// MACRegister
module MACRegister(
    input clk,
    input rst,
    input [1:0] opcode,
    input [15:0] a,
    input [15:0] b,
    output [31:0] dataOut
    );
Settings: LEC_CHECK=0, ABC_AREA=1, CAP_MARGIN=0, CELL_PAD_IN_SITES_DETAIL_PLACEMENT=1, CELL_PAD_IN_SITES_GLOBAL_PLACEMENT=1, CORE_ASPECT_RATIO=1.75, CORE_MARGIN=7, CORE_UTILIZATION=54, CTS_CLUSTER_DIAMETER=390, CTS_CLUSTER_SIZE=88, GPL_TIMING_DRIVEN=0, MAX_ROUTING_LAYER=met5, MIN_ROUTING_LAYER=met2, PLACE_DENSITY_LB_ADDON=0.08, SLEW_MARGIN=25, TNS_END_PERCENT=75; clock period 12.4 ns.
run.sh (not shown) runs the stock make flow with config.mk's settings and CLKGATE_MAP_FILE=.
The baseline ran to the end with violations: setup timing.
==> next run, changes <==
- ABC_AREA: 1 -> not set
- CAP_MARGIN: 0 -> 20
- CELL_PAD_IN_SITES_GLOBAL_PLACEMENT: 1 -> 2
- CORE_ASPECT_RATIO: 1.75 -> 0.98
- CORE_MARGIN: 7 -> 6
- GPL_TIMING_DRIVEN: 0 -> not set
- MAX_ROUTING_LAYER: met5 -> met4
- MIN_ROUTING_LAYER: met2 -> not set
- SETUP_SLACK_MARGIN: not set -> 2.54
- clock period: 12.4 -> 21.5 ns (I/O delays scaled with it)
With this change the flow finished with timing, DRC and antenna clean.
Wire length went down by 32%.
Cell area shrinks by 8.6%.
Critical path depth falls by 6.
Core utilization is lower by 1.7 points.
Setup slack improved by 6.8 ns.
Worst hold slack is worse by 0.029 ns.
Via count shrinks by 40%.
Global-route usage is lower by 19 points.
Die area shrinks by 7.1%.
==> next run, changes <==
- ABC_AREA: not set -> 1
- CELL_PAD_IN_SITES_DETAIL_PLACEMENT: 1 -> not set
- CELL_PAD_IN_SITES_GLOBAL_PLACEMENT: 2 -> not set
- CORE_ASPECT_RATIO: 0.98 -> not set
- CORE_MARGIN: 6 -> 2
- CORE_UTILIZATION: 54 -> 40
- CTS_CLUSTER_DIAMETER: 390 -> not set
- CTS_CLUSTER_SIZE: 88 -> not set
- PLACE_DENSITY_LB_ADDON: 0.08 -> not set
- SETUP_SLACK_MARGIN: 2.54 -> not set
- SLEW_MARGIN: 25 -> 20
- TNS_END_PERCENT: 75 -> not set
- clock period: 21.5 -> 29.9 ns (I/O delays scaled with it)
Effect: The changed run went through all stages and came out clean. Design area went up by a few percent. Global-route usage went down by 7.3 points. Utilization went down by 17 points.
==> next run, changes <==
- ABC_AREA: 1 -> not set
- CORE_UTILIZATION: 40 -> 71
- MAX_ROUTING_LAYER: met4 -> not set
- SETUP_SLACK_MARGIN: not set -> 1.0
- clock period: 29.9 -> 17.7 ns (I/O delays scaled with it)
Effect: The new run finished clean; sequential share of layout area fell by 0.11 points; non-clock buffer count went up by 28; cell count shrinks by about a fifth; wire length went up by a little under a tenth; flip-flop count is unchanged; global-route usage rises by 14 points; final area grows slightly; register-to-register slack got worse by 11 ns; die size fell by well over a third; critical path depth fell by 4.
==> next run, changes <==
- CORE_UTILIZATION: 71 -> 69
- clock period: 17.7 -> 11.4 ns (I/O delays scaled with it)
The new run completed and failed the layout checks on setup timing.
Core utilization falls by 0.62 points.
Worst setup slack is worse by 4.9 ns.
Clock skew is about the same.
Worst hold slack barely changes.
Critical path depth went up by 1.
Sequential share of layout area drops by 0.20 points.
Routed wire length goes up by about 5.6%.
Cell count rises by about 3.3%.
Synthesized cell count does not change.
Non-clock buffer count is higher by 33.


== exp/sierra ==
Starting RTL as in the previous note.
// MACRegister
module MACRegister(
    input clk,
    input rst,
    input [1:0] opcode,
    input [15:0] a,
    input [15:0] b,
    output [31:0] dataOut
    );
export LEC_CHECK = 0
export ABC_AREA = 0
export CAP_MARGIN = 35
export CELL_PAD_IN_SITES_GLOBAL_PLACEMENT = 0
export CORE_ASPECT_RATIO = 0.83
export CORE_MARGIN = 2
export CORE_UTILIZATION = 72
export CTS_CLUSTER_DIAMETER = 225
export CTS_CLUSTER_SIZE = 31
export PLACE_DENSITY = 0.41
export SETUP_SLACK_MARGIN = -0.76
export SLEW_MARGIN = 5
export TNS_END_PERCENT = 75
create_clock -name core_clock -period 9.84 [get_ports {clk}]
To summarise exp/sierra: no stage aborted, but the layout did not pass its checks, failing on setup timing.
The inputs of exp/cedar differ from those of exp/sierra as listed below.
==> flow/config.mk <==
export PLATFORM = sky130hd
export DESIGN_NAME = MACRegister
export DESIGN_NICKNAME = MACRegister
export VERILOG_FILES = /design/flow/design.v
export SDC_FILE = /design/flow/constraint.sdc
export NUM_CORES = 4
export LEC_CHECK = 0
export ABC_AREA = 1
export CAP_MARGIN = 15
export CORE_MARGIN = 2
export CORE_UTILIZATION = 72
export CTS_CLUSTER_SIZE = 98
export SETUP_SLACK_MARGIN = 1.0
export SLEW_MARGIN = 20
==> flow/constraint.sdc <==
create_clock -name core_clock -period 11.0 [get_ports {clk}]
set_input_delay 2.2000 -clock core_clock [delete_from_list [all_inputs] [get_ports {clk}]]
set_output_delay 2.2000 -clock core_clock [all_outputs]
set_load 0.01 [all_outputs]
Notes after the runs:
Every stage of exp/cedar finished as expected; the final checks, on the other hand, flagged setup timing, which means the layout fails. exp/cedar — clock-buffer cell count 1 higher, exp/sierra as reference. Area: exp/cedar vs exp/sierra -> exp/cedar larger. Min layout-stage area growth over the synthesis result across exp/cedar and exp/sierra: exp/cedar.
Changes in exp/nickel relative to exp/cedar:
--- a/flow/config.mk
+++ b/flow/config.mk
@@ -8,6 +8,5 @@
 export ABC_AREA = 1
-export CAP_MARGIN = 15
+export CAP_MARGIN = 20
 export CORE_MARGIN = 2
-export CORE_UTILIZATION = 72
-export CTS_CLUSTER_SIZE = 98
+export CORE_UTILIZATION = 65
 export SETUP_SLACK_MARGIN = 1.0
Notes after the runs:
Final checks on exp/nickel, whose flow otherwise completed, came back failing, citing setup timing.
Post-layout net count: exp/nickel < exp/cedar
Compared with exp/cedar, exp/nickel shows time the worst path needs with I/O delays and setup higher by 47 ps.
### exp/nickel -> exp/lagoon
--- a/flow/config.mk
+++ b/flow/config.mk
@@ -7,7 +7,6 @@
 export LEC_CHECK = 0
-export ABC_AREA = 1
 export CAP_MARGIN = 20
 export CORE_MARGIN = 2
-export CORE_UTILIZATION = 65
-export SETUP_SLACK_MARGIN = 1.0
+export CORE_UTILIZATION = 70
+export CTS_CLUSTER_SIZE = 13
 export SLEW_MARGIN = 20
==> flow/constraint.sdc <==
create_clock -name core_clock -period 5.45 [get_ports {clk}]
set_input_delay 1.0900 -clock core_clock [delete_from_list [all_inputs] [get_ports {clk}]]
set_output_delay 1.0900 -clock core_clock [all_outputs]
set_load 0.01 [all_outputs]
## What came out
- Of exp/lagoon and exp/nickel, none finishes clean.
- exp/lagoon: flow complete, layout not clean; failing: setup timing
- Of exp/lagoon and exp/nickel, it is exp/lagoon that has the higher post-CTS setup-driven buffer insertion count.
- Compared with exp/nickel, exp/lagoon shows a higher sum of routed wire length over all layers.
- Cell area after synthesis: exp/lagoon vs exp/nickel down 4.3%
- exp/lagoon vs exp/nickel on non-clock buffer count: exp/lagoon is the higher one.
What exp/amber does differently from exp/lagoon at the input level:
--- a/flow/config.mk
+++ b/flow/config.mk
@@ -9,4 +9,4 @@
 export CORE_MARGIN = 2
-export CORE_UTILIZATION = 70
-export CTS_CLUSTER_SIZE = 13
+export CORE_UTILIZATION = 40
+export SETUP_SLACK_MARGIN = 5.0
 export SLEW_MARGIN = 20
==> flow/constraint.sdc <==
create_clock -name core_clock -period 17.7 [get_ports {clk}]
set_input_delay 3.5400 -clock core_clock [delete_from_list [all_inputs] [get_ports {clk}]]
set_output_delay 3.5400 -clock core_clock [all_outputs]
set_load 0.01 [all_outputs]
Final setup violation count: exp/amber lower than exp/lagoon. exp/amber ran to completion and came out clean on the timing, DRC and antenna checks. From exp/lagoon to exp/amber the numbers moved as follows: clock net sink count shows no meaningful change. exp/amber against exp/lagoon: core utilization of the finished layout went down by 40 points, placed instance count went up by 54. Compared with exp/lagoon, exp/amber shows a data required time at the worst endpoint that is 12320 ps higher.


MACRegister again, from the RTL that the note above started with.
Settings: LEC_CHECK=0, ABC_AREA=0, CAP_MARGIN=30, CELL_PAD_IN_SITES_DETAIL_PLACEMENT=2, CORE_ASPECT_RATIO=0.72, CORE_MARGIN=2, CORE_UTILIZATION=28, CTS_CLUSTER_DIAMETER=257, GPL_ROUTABILITY_DRIVEN=1, GPL_TIMING_DRIVEN=1, HOLD_SLACK_MARGIN=0.05, MAX_ROUTING_LAYER=met4, SETUP_SLACK_MARGIN=-0.27, SLEW_MARGIN=20, TNS_END_PERCENT=15; clock period 20.0 ns.
The starting point went through all stages and came out clean.
==> next run, changes <==
Settings changed: CORE_ASPECT_RATIO 0.72 to default, CORE_UTILIZATION 28 to 63, CTS_CLUSTER_DIAMETER 257 to default, GPL_ROUTABILITY_DRIVEN 1 to 0, GPL_TIMING_DRIVEN 1 to default, HOLD_SLACK_MARGIN 0.05 to default, SETUP_SLACK_MARGIN -0.27 to default, TNS_END_PERCENT 15 to default.
Clock period 20.0 ns to 29.9 ns, I/O delays scaled along.
Result: The changed run stopped in detailed placement (3_5_place_dp). Synthesized cell count is unchanged. Synthesized area is unchanged. Die area is lower by 55%.
==> next run, changes <==
Settings changed: ABC_AREA 0 to default, CAP_MARGIN 30 to 20, CELL_PAD_IN_SITES_DETAIL_PLACEMENT 2 to default, CORE_UTILIZATION 63 to 40, GPL_ROUTABILITY_DRIVEN 0 to default, MAX_ROUTING_LAYER met4 to default, SETUP_SLACK_MARGIN from default to 1.0.
Clock period 29.9 ns to 17.7 ns, I/O delays scaled along.
This time the run passed the timing, DRC and antenna checks.
Area after synthesis is unchanged.
Synthesized cell count is unchanged.
Die area grows by 55%.


Starting RTL as in the previous note.
Settings: LEC_CHECK=0, CAP_MARGIN=40, CORE_MARGIN=2, CORE_UTILIZATION=72, CTS_CLUSTER_DIAMETER=159, SETUP_SLACK_MARGIN=-0.49, SLEW_MARGIN=20; clock period 15.3 ns.
The first run finished but failed the layout checks on negative setup slack.
Next try:
ABC_AREA = 1   (was not set)
CAP_MARGIN = 20   (was 40)
CTS_CLUSTER_DIAMETER = not set   (was 159)
PLACE_DENSITY_LB_ADDON = 0.08   (was not set)
SETUP_SLACK_MARGIN = not set   (was -0.49)
clock period = 14.1 ns   (was 15.3 ns; I/O delays follow)
After rerunning:
- The changed run finished with negative setup slack left
- global-route usage drops by 3.0 points
- cell area climbs by 2.5%
- clock-buffer cell count climbs by 1
- first-iteration DRC count drops by 3.0%
- worst hold slack gets better by 0.051 ns
- wire length climbs by 1.3%
- core utilization drops by 1.9 points
- die area climbs by about 4.3%
Next try:
CAP_MARGIN = 40   (was 20)
CTS_CLUSTER_DIAMETER = 159   (was not set)
CTS_CLUSTER_SIZE = 82   (was not set)
PLACE_DENSITY_LB_ADDON = not set   (was 0.08)
SETUP_SLACK_MARGIN = -0.49   (was not set)
Outcome:
- The new run finished with negative setup slack left
- setup slack improves by 0.20 ns
- flip-flop count is unchanged
- global-route usage fell by 0.19 points
- fmax rose by 1.3%
- area after synthesis stays the same
- cell count fell by 0.74%
- count of clock-buffer cells in the layout stays the same
- final area fell by 1.2%
Next try:
CTS_CLUSTER_SIZE = 81   (was 82)
HOLD_SLACK_MARGIN = -0.08   (was not set)
PLACE_DENSITY_LB_ADDON = 0.18   (was not set)
SETUP_SLACK_MARGIN = 2.8   (was -0.49)
clock period = 10.5 ns   (was 14.1 ns; I/O delays follow)
The changed run reached the layout checks and failed them: negative setup slack.
Critical path depth increases by 4.
Core utilization increases by 3.0 points.
Worst setup slack degrades by 3.1 ns.


zinc:
Starting RTL as in the previous note.
make LEC_CHECK=0 ABC_AREA=1 CAP_MARGIN=30 CELL_PAD_IN_SITES_DETAIL_PLACEMENT=2 CORE_MARGIN=2 CORE_UTILIZATION=63 CTS_CLUSTER_DIAMETER=257 GPL_ROUTABILITY_DRIVEN=1 GPL_TIMING_DRIVEN=1 MAX_ROUTING_LAYER=met4 SLEW_MARGIN=20 finish   # period 20.0 ns
zinc did not finish: a tool error stopped it during 3_5_place_dp.
Setup changes, zinc to ember
- an added SETUP_SLACK_MARGIN of -0.27
- a change of CORE_UTILIZATION from 63 to 28
- an added TNS_END_PERCENT of 15
==> comparison <==
Looking at the reports, ember completed the entire flow and the layout it produced met the timing, DRC and antenna checks. Diff zinc -> ember: number of flops mapped to enable cells by yosys closely matched the old numbers; area after synthesis neither gained nor lost much; final estimated routing congestion in global placement has decreased. Synthesized cell count: zinc vs ember, no meaningful difference. Between zinc and ember, die size increased. ember: height of the chip about 50% above zinc.
Setup changes, ember to quartz
- GPL_TIMING_DRIVEN removed (was 1)
- MAX_ROUTING_LAYER removed (was met4)
- CTS_CLUSTER_DIAMETER removed (was 257)
- CAP_MARGIN changed from 30 to 20
- CELL_PAD_IN_SITES_DETAIL_PLACEMENT removed (was 2)
- GPL_ROUTABILITY_DRIVEN removed (was 1)
- SETUP_SLACK_MARGIN changed from -0.27 to 1.0
- CORE_UTILIZATION changed from 28 to 72
- TNS_END_PERCENT removed (was 15)
- the clock period (ns, I/O delays scaled along) changed from 20.0 to 11.4
### Flow results
The layout from quartz, despite a flow that completed every stage, fails the layout checks, with the failing checks listed as negative setup slack. For the least setup slack across all paths after layout, quartz came in 4.51 ns lower than ember did. Diff ember -> quartz | combinational fraction of the cell area | increase of 0.99 points. quartz ends up with higher number of vias per cell than ember does. The site row count in quartz sits 25 below the value recorded for ember. quartz vs. ember: overall routed net length has decreased; die boundary height shrank by about 37%; critical path depth in cells now sits lower; first-pass GRT wire length went down; sequential share of layout area flat. Looking at ember and quartz, the cell area after placement is a wash.


MACRegister again, from the RTL that the note above started with.
export LEC_CHECK = 0
export CAP_MARGIN = 20
export CELL_PAD_IN_SITES_GLOBAL_PLACEMENT = 0
export CORE_MARGIN = 2
export CORE_UTILIZATION = 41
export CTS_CLUSTER_SIZE = 76
export GPL_ROUTABILITY_DRIVEN = 0
export GPL_TIMING_DRIVEN = 1
export MAX_ROUTING_LAYER = met5
export MIN_ROUTING_LAYER = met1
export PLACE_DENSITY = 0.93
export SETUP_SLACK_MARGIN = -1.53
export SLEW_MARGIN = 20
create_clock -name core_clock -period 25.6 [get_ports {clk}]
The baseline ran to the end with no violations.
Then changed:
CELL_PAD_IN_SITES_GLOBAL_PLACEMENT = default   (was 0)
CORE_ASPECT_RATIO = 1.11   (was default)
CORE_UTILIZATION = 40   (was 41)
CTS_CLUSTER_SIZE = default   (was 76)
GPL_ROUTABILITY_DRIVEN = default   (was 0)
GPL_TIMING_DRIVEN = default   (was 1)
MAX_ROUTING_LAYER = met4   (was met5)
MIN_ROUTING_LAYER = default   (was met1)
PLACE_DENSITY = default   (was 0.93)
SETUP_SLACK_MARGIN = default   (was -1.53)
clock period = 19.0 ns   (was 25.6 ns; I/O delays follow)
=> The new run died in detailed routing (5_2_route); synthesized cell count is unchanged; global-route usage falls by 1.2 points; synthesized area stays the same.
Then changed:
CORE_ASPECT_RATIO = default   (was 1.11)
CORE_UTILIZATION = 60   (was 40)
CTS_CLUSTER_DIAMETER = 343   (was default)
CTS_CLUSTER_SIZE = 100   (was default)
HOLD_SLACK_MARGIN = -0.09   (was default)
MAX_ROUTING_LAYER = default   (was met4)
SLEW_MARGIN = 0   (was 20)
=> The new run completed with no timing, DRC or antenna violations. Synthesized cell count is unchanged. Area after synthesis is unchanged. Die size fell by 33%. Global-route usage goes up by 8.9 points.
